==> umber <==
// ARM
module ARM (
    input clk,
    input rst,
    output [31:0] imem_addr,
    input [31:0] imem_data,
    output [17:0] SRAM_ADDR,
    output [15:0] SRAM_DQ_O,
    input [15:0] SRAM_DQ_I,
    output SRAM_WE_N
);
make LEC_CHECK=0 CAP_MARGIN=20 CORE_ASPECT_RATIO=1.57 CORE_MARGIN=2 CORE_UTILIZATION=50 CTS_CLUSTER_DIAMETER=344 CTS_CLUSTER_SIZE=29 PLACE_DENSITY_LB_ADDON=0.15 SETUP_SLACK_MARGIN=1.43 SLEW_MARGIN=20 TNS_END_PERCENT=5 finish   # period 11.6 ns
run.sh (not shown) runs the stock make flow with config.mk's settings and CLKGATE_MAP_FILE=.
==> juniper: changes against umber <==
Settings changed: CORE_ASPECT_RATIO 1.57 to default, CORE_UTILIZATION 50 to 66, CTS_CLUSTER_DIAMETER 344 to default, CTS_CLUSTER_SIZE 29 to default, PLACE_DENSITY_LB_ADDON 0.15 to default, SETUP_SLACK_MARGIN 1.43 to 3.9, TNS_END_PERCENT 5 to default.
==> flow/constraint.sdc (replaced) <==
create_clock -name core_clock -period 14.1 [get_ports {clk}]
set_input_delay 2.8200 -clock core_clock [delete_from_list [all_inputs] [get_ports {clk}]]
set_output_delay 2.8200 -clock core_clock [all_outputs]
set_load 0.01 [all_outputs]
==> maple: changes against umber <==
Settings changed: CAP_MARGIN 20 to 30, CELL_PAD_IN_SITES_DETAIL_PLACEMENT from default to 2, CORE_ASPECT_RATIO 1.57 to default, CORE_UTILIZATION 50 to 40, CTS_CLUSTER_DIAMETER 344 to default, CTS_CLUSTER_SIZE 29 to default, PLACE_DENSITY_LB_ADDON 0.15 to default, SETUP_SLACK_MARGIN 1.43 to default, SLEW_MARGIN 20 to 0, TNS_END_PERCENT 5 to default.
==> flow/constraint.sdc (replaced) <==
create_clock -name core_clock -period 21.0 [get_ports {clk}]
set_input_delay 4.2000 -clock core_clock [delete_from_list [all_inputs] [get_ports {clk}]]
set_output_delay 4.2000 -clock core_clock [all_outputs]
set_load 0.01 [all_outputs]
==> violet: changes against umber <==
Settings changed: CORE_ASPECT_RATIO 1.57 to default, CORE_UTILIZATION 50 to 57, CTS_CLUSTER_DIAMETER 344 to default, CTS_CLUSTER_SIZE 29 to 79, PLACE_DENSITY from default to 0.6, PLACE_DENSITY_LB_ADDON 0.15 to default, SETUP_SLACK_MARGIN 1.43 to -1.04.
==> notes <==
- Against umber, the die size of violet is lower by about 12%.
- Synthesized cell count is the same in maple and umber.
- In synthesized area, violet and juniper do not differ.
- umber died in global routing (5_1_grt). juniper failed in clock tree synthesis (4_1_cts), error DPL-0033. violet failed in global routing (5_1_grt). maple never finished: it broke off in global routing (5_1_grt).
==> figures <==
| metric | violet | umber | maple | juniper |
|---|---|---|---|---|
| Number of cells upsized or downsized after cts | 109 | 183 | 33 | - |
| TritonCTS Sinks | 948 | 948 | 948 | - |
| Share of the core filled by cells before placement | 57.5% | 50.4% | 40.3% | 66.7% |
| Core footprint | 114000 µm² | 130000 µm² | 163000 µm² | 98600 µm² |
| Post-detailed-placement half-perimeter wirelength | 256000 µm | 290000 µm | 290000 µm | 241000 µm |
| Maximum buffer depth of the clock tree | 3 | 3 | 3 | - |
| Standard-cell rows | 124 | 166 | 148 | 115 |
| Dpl cell area | 81200 µm² | 82700 µm² | 73000 µm² | 80100 µm² |
| Xor+xnor area frac | 2.54% | 2.54% | 2.54% | 2.54% |
| Number of H-tree branching levels | 3 | 2 | 3 | - |
| Clock tree root driver cell | sky130_fd_sc_hd__clkbuf_16 | sky130_fd_sc_hd__clkbuf_16 | sky130_fd_sc_hd__clkbuf_16 | - |
| Horizontal die size | 344 µm | 293 µm | 409 µm | 320 µm |
| Chip footprint | 118000 µm² | 134000 µm² | 168000 µm² | 102000 µm² |
| Cts hold-fix bufs | 0 | 0 | 0 | - |
| Status | stopped before the end | stopped before the end | stopped before the end | stopped before the end |
| Failing step | global routing (5_1_grt) | global routing (5_1_grt) | global routing (5_1_grt) | clock tree synthesis (4_1_cts) |
| Final RePlAce weighted congestion | 1.25 | 1.18 | 1.11 | 1.30 |
| Setup slack at placement | -3.49 ns | -3.56 ns | -0.322 ns | -1.93 ns |
| Total clock buffers created by CTS | 97 | 38 | 110 | - |
| Die extent in y | 344 µm | 458 µm | 409 µm | 320 µm |
| Number of placed cells counting well taps | 9834 | 10100 | 9402 | 9453 |
| Post-CTS Repair Setup Buffers | 32 | 31 | 8 | - |

* * *

==> job 3979 <==
Starting RTL as in the previous note.
Settings: LEC_CHECK=0, CAP_MARGIN=20, CORE_MARGIN=2, CORE_UTILIZATION=59, SETUP_SLACK_MARGIN=2.82, SLEW_MARGIN=20; clock period 11.7 ns.
==> inputs of job 5522, as changes to job 3979 <==
==> flow/config.mk (replaced) <==
export PLATFORM = sky130hd
export DESIGN_NAME = ARM
export DESIGN_NICKNAME = ARM
export VERILOG_FILES = /design/flow/design.v
export SDC_FILE = /design/flow/constraint.sdc
export NUM_CORES = 4
export LEC_CHECK = 0
export ABC_AREA = 1
export CAP_MARGIN = 15
export CELL_PAD_IN_SITES_DETAIL_PLACEMENT = 2
export CORE_ASPECT_RATIO = 1.38
export CORE_MARGIN = 2
export CORE_UTILIZATION = 40
export CTS_CLUSTER_DIAMETER = 396
export CTS_CLUSTER_SIZE = 65
export GPL_ROUTABILITY_DRIVEN = 0
export GPL_TIMING_DRIVEN = 1
export HOLD_SLACK_MARGIN = 0.17
export PLACE_DENSITY = 0.6
export SETUP_SLACK_MARGIN = 0.4
export SLEW_MARGIN = 20
==> flow/constraint.sdc (replaced) <==
create_clock -name core_clock -period 21.0 [get_ports {clk}]
set_input_delay 4.2000 -clock core_clock [delete_from_list [all_inputs] [get_ports {clk}]]
set_output_delay 4.2000 -clock core_clock [all_outputs]
set_load 0.01 [all_outputs]
==> inputs of job 7327, as changes to job 3979 <==
--- a/flow/config.mk
+++ b/flow/config.mk
@@ -7,6 +7,6 @@
 export LEC_CHECK = 0
 export CAP_MARGIN = 20
 export CORE_MARGIN = 2
-export CORE_UTILIZATION = 59
-export SETUP_SLACK_MARGIN = 2.82
+export CORE_UTILIZATION = 48
+export SETUP_SLACK_MARGIN = -0.25
 export SLEW_MARGIN = 20
==> flow/constraint.sdc (replaced) <==
create_clock -name core_clock -period 13.8 [get_ports {clk}]
set_input_delay 2.7600 -clock core_clock [delete_from_list [all_inputs] [get_ports {clk}]]
set_output_delay 2.7600 -clock core_clock [all_outputs]
set_load 0.01 [all_outputs]
==> flow_summary.json <==
{
  "status": "failed layout checks",
  "checkFailReasons": "setup timing",
  "ys_seq_frac": 0.374,
  "synthCells": 6978,
  "setup_viol": 3,
  "ys_cells": 6978,
  "grt_util_met1": 0.590,
  "layout_setup_ws_ns": -2.19
}
Source of the figures above: job 7327

==> flow_summary.json <==
{
  "status": "stopped before the end",
  "haltStage": "global routing",
  "error": "[ERROR GRT-0116] Global routing finished with congestion. Check the congestion regions in the DRC Viewer.",
  "dp_slack_ns": -0.652,
  "grt_util_met1": 0.921,
  "track_usage": 0.900,
  "io_buffers": 116,
  "ys_seq_frac": 0.379,
  "ys_cells": 8899,
  "synthCells": 8899
}
Source of the figures above: job 5522

==> flow_summary.json <==
{
  "status": "stopped before the end",
  "haltStage": "global routing",
  "error": "[ERROR GRT-0116] Global routing finished with congestion. Check the congestion regions in the DRC Viewer.",
  "ys_cells": 6978,
  "synthCells": 6978,
  "grt_util_met1": 0.892
}
Source of the figures above: job 3979

